==> inputs of wip/yarrow <==
// Hq2x
module Hq2x #(parameter LENGTH = 16, parameter HALF_DEPTH = 1, parameter DWIDTH = HALF_DEPTH ? 11 : 23)
(
	input             clk,
	input             ce_in,
	input  [DWIDTH:0] inputpixel,
	input             mono,
	input             disable_hq2x,
	input             reset_frame,
	input             reset_line,
	input             ce_out,
	input       [1:0] read_y,
	input             hblank,
	output [DWIDTH:0] outpixel
);
==> flow/config.mk <==
export PLATFORM = sky130hd
export DESIGN_NAME = Hq2x
export DESIGN_NICKNAME = Hq2x
export VERILOG_FILES = /design/flow/design.v
export SDC_FILE = /design/flow/constraint.sdc
export NUM_CORES = 4
export LEC_CHECK = 0
export ABC_AREA = 1
export CAP_MARGIN = 20
export CELL_PAD_IN_SITES_DETAIL_PLACEMENT = 2
export CELL_PAD_IN_SITES_GLOBAL_PLACEMENT = 3
export CORE_ASPECT_RATIO = 0.7
export CORE_MARGIN = 3
export CORE_UTILIZATION = 45
export GPL_ROUTABILITY_DRIVEN = 1
export MAX_ROUTING_LAYER = met4
export PLACE_DENSITY_LB_ADDON = 0.01
export SETUP_SLACK_MARGIN = 0.33
export SLEW_MARGIN = 20
==> flow/constraint.sdc <==
create_clock -name core_clock -period 8.0 [get_ports {clk}]
set_input_delay 1.6000 -clock core_clock [delete_from_list [all_inputs] [get_ports {clk}]]
set_output_delay 1.6000 -clock core_clock [all_outputs]
set_load 0.01 [all_outputs]
run.sh (not shown) runs the stock make flow with config.mk's settings and CLKGATE_MAP_FILE=.
==> wip/amber: changes against wip/yarrow <==
ABC_AREA = unset   (was 1)
CELL_PAD_IN_SITES_DETAIL_PLACEMENT = unset   (was 2)
CELL_PAD_IN_SITES_GLOBAL_PLACEMENT = unset   (was 3)
CORE_ASPECT_RATIO = unset   (was 0.7)
CORE_MARGIN = 2   (was 3)
CORE_UTILIZATION = 40   (was 45)
CTS_CLUSTER_DIAMETER = 137   (was unset)
GPL_ROUTABILITY_DRIVEN = unset   (was 1)
MAX_ROUTING_LAYER = unset   (was met4)
PLACE_DENSITY_LB_ADDON = unset   (was 0.01)
SETUP_SLACK_MARGIN = 1.64   (was 0.33)
==> run summary <==
Flow results.

- In this run the layout overhead on the synthesized area is reported as 11.60%.
- At the end of routability-driven placement, the weighted congestion stood at approximately 0.86.
- Across the routed clock network, the largest skew measured is approximately 0.081 ns.
- The initial antenna violation count was roughly 40.
- The fraction of cell area in multi-input combinational cells is reported as 25.86%.
- The OpenROAD report gives the critical path a required time of approximately 8.6 ns.
- The cell type with the highest occurrence count on the critical path is sky130_fd_sc_hd__nand2_1.
- For reference, the critical path is launched at blender.df_rule[1].
- For reference, full adder, half adder and majority cells occupy between 4 and 5% of the area reported after synthesis.
- The total power draw is between 0.04 and 0.05 W.
- The run finished with no timing, DRC or antenna violations.
- Measured along the y axis, the die boundary spans around 440 um.
- The cell count after placement is about 14000.
- The post-placement worst setup slack is between 0.8 and 0.9 ns.
- The synthesized netlist devotes 1.054% of its cell area to XOR and XNOR gates.
- The number of non-filler instances in the completed layout is about 14000.
The numbers above come from wip/yarrow.

==> run summary <==
Flow results.

- The flow ran to the end and the layout has no timing, DRC or antenna violations.
- The area growth from synthesis to layout is 13.89%.
- The initial antenna violation count is 8.
- The launching element of the worst setup path is blender.df_rule[0].
- Summing the areas of all fa, ha and maj instances in the mapped netlist gives approximately 4.6% of the synthesized area.
- The required time at the endpoint of the critical path is 8.55 ns.
- The cell count after placement is approximately 11000.
- Multi-input logic gates represent a cell area share of a little over a quarter.
- The cell type with the highest occurrence count on the critical path is sky130_fd_sc_hd__buf_4.
- The die is between 500 and 600 um tall.
- The area share of xor/xnor cells in the synthesized design is ~1.5%.
The numbers above come from wip/amber.


* * *

==> inputs of v15 <==
Starting RTL as in the previous note.
make LEC_CHECK=0 ABC_AREA=0 CAP_MARGIN=40 CORE_MARGIN=2 CORE_UTILIZATION=72 CTS_CLUSTER_DIAMETER=396 CTS_CLUSTER_SIZE=17 PLACE_DENSITY=0.95 SETUP_SLACK_MARGIN=-0.3 SLEW_MARGIN=40 finish   # period 4.01 ns
==> inputs of v23, as changes to v15 <==
ABC_AREA = unset   (was 0)
CAP_MARGIN = 20   (was 40)
CORE_UTILIZATION = 62   (was 72)
CTS_CLUSTER_DIAMETER = unset   (was 396)
CTS_CLUSTER_SIZE = unset   (was 17)
PLACE_DENSITY = 0.6   (was 0.95)
SETUP_SLACK_MARGIN = unset   (was -0.3)
SLEW_MARGIN = 20   (was 40)
==> flow/constraint.sdc (replaced) <==
create_clock -name core_clock -period 7.03 [get_ports {clk}]
set_input_delay 1.4060 -clock core_clock [delete_from_list [all_inputs] [get_ports {clk}]]
set_output_delay 1.4060 -clock core_clock [all_outputs]
set_load 0.01 [all_outputs]
==> inputs of v17, as changes to v15 <==
ABC_AREA = unset   (was 0)
CTS_CLUSTER_DIAMETER = unset   (was 396)
CTS_CLUSTER_SIZE = unset   (was 17)
PLACE_DENSITY = 0.35   (was 0.95)
SETUP_SLACK_MARGIN = -0.4   (was -0.3)
SLEW_MARGIN = 20   (was 40)
==> inputs of v31, as changes to v15 <==
ABC_AREA = 1   (was 0)
CAP_MARGIN = 20   (was 40)
CORE_UTILIZATION = 70   (was 72)
CTS_CLUSTER_DIAMETER = unset   (was 396)
PLACE_DENSITY = 0.6   (was 0.95)
SETUP_SLACK_MARGIN = unset   (was -0.3)
SLEW_MARGIN = 20   (was 40)
==> flow/constraint.sdc (replaced) <==
create_clock -name core_clock -period 4.49 [get_ports {clk}]
set_input_delay 0.8980 -clock core_clock [delete_from_list [all_inputs] [get_ports {clk}]]
set_output_delay 0.8980 -clock core_clock [all_outputs]
set_load 0.01 [all_outputs]
==> run summary <==
The synthesis and place-and-route flow finished, so here is a summary.

The run finished, with violations left. By area, the combinational part of the netlist is dominated by AND-OR/OR-AND gates. RePlAce ended its routability-driven mode at a weighted congestion of 0.942. The final-report setup violation count is 75.

The area share of the largest cell type after synthesis is 66.2%. After layout, the worst setup slack is -1.15 ns. Overall routing resource usage recorded by global route was 38.8%. In this run the layout check failures are setup timing.
the above is filed under v31

==> run summary <==
The synthesis and place-and-route flow finished, so here is a summary.

The area share of the largest cell type after synthesis came out at 67.2%. The largest non-sequential cell family by area is multiplexers. The cell count after placement came out at 9,435. Routability-driven placement finished with a final weighted congestion of 0.866. The final critical-path setup slack is 0.474 ns.

The switching portion of total power comes to 27.7%. The run finished with no timing, DRC or antenna violations.
the above is filed under v23

==> run summary <==
The synthesis and place-and-route flow finished, so here is a summary.

The final-report setup violation count is 77. The run finished, with violations left. The worst setup path is of the flip-flop to flip-flop kind. From left edge to right edge, the die measures 415 µm. Global routing used 45.0% of the available tracks. The area share of the largest cell type after synthesis is 67.2%. After layout, the worst setup slack is -2.26 ns.

The violated checks flagged are setup timing. The largest non-sequential cell family by area is multiplexers.
the above is filed under v17

==> run summary <==
Results of the implementation run.

Progress stopped at global routing (5_1_grt). Among the non-sequential cells, multiplexers take the most area. The final weighted congestion in routability-driven placement came out at 0.902. The flow did not finish. The leading area contributor after synthesis is edfxtp_1. The H-tree depth reported by CTS is 4.

The tool reported: "[ERROR GRT-0116] Global routing finished with congestion. Check the congestion regions in the DRC Viewer". STA on the placed design reports a worst setup slack of -2.37 ns. The total track usage is 68.5%. The number of standard-cell rows in the floorplan came out at 151.

The tree is rooted in a clkbuf_16.
the above is filed under v15

Power and IR drop assume default switching activity.
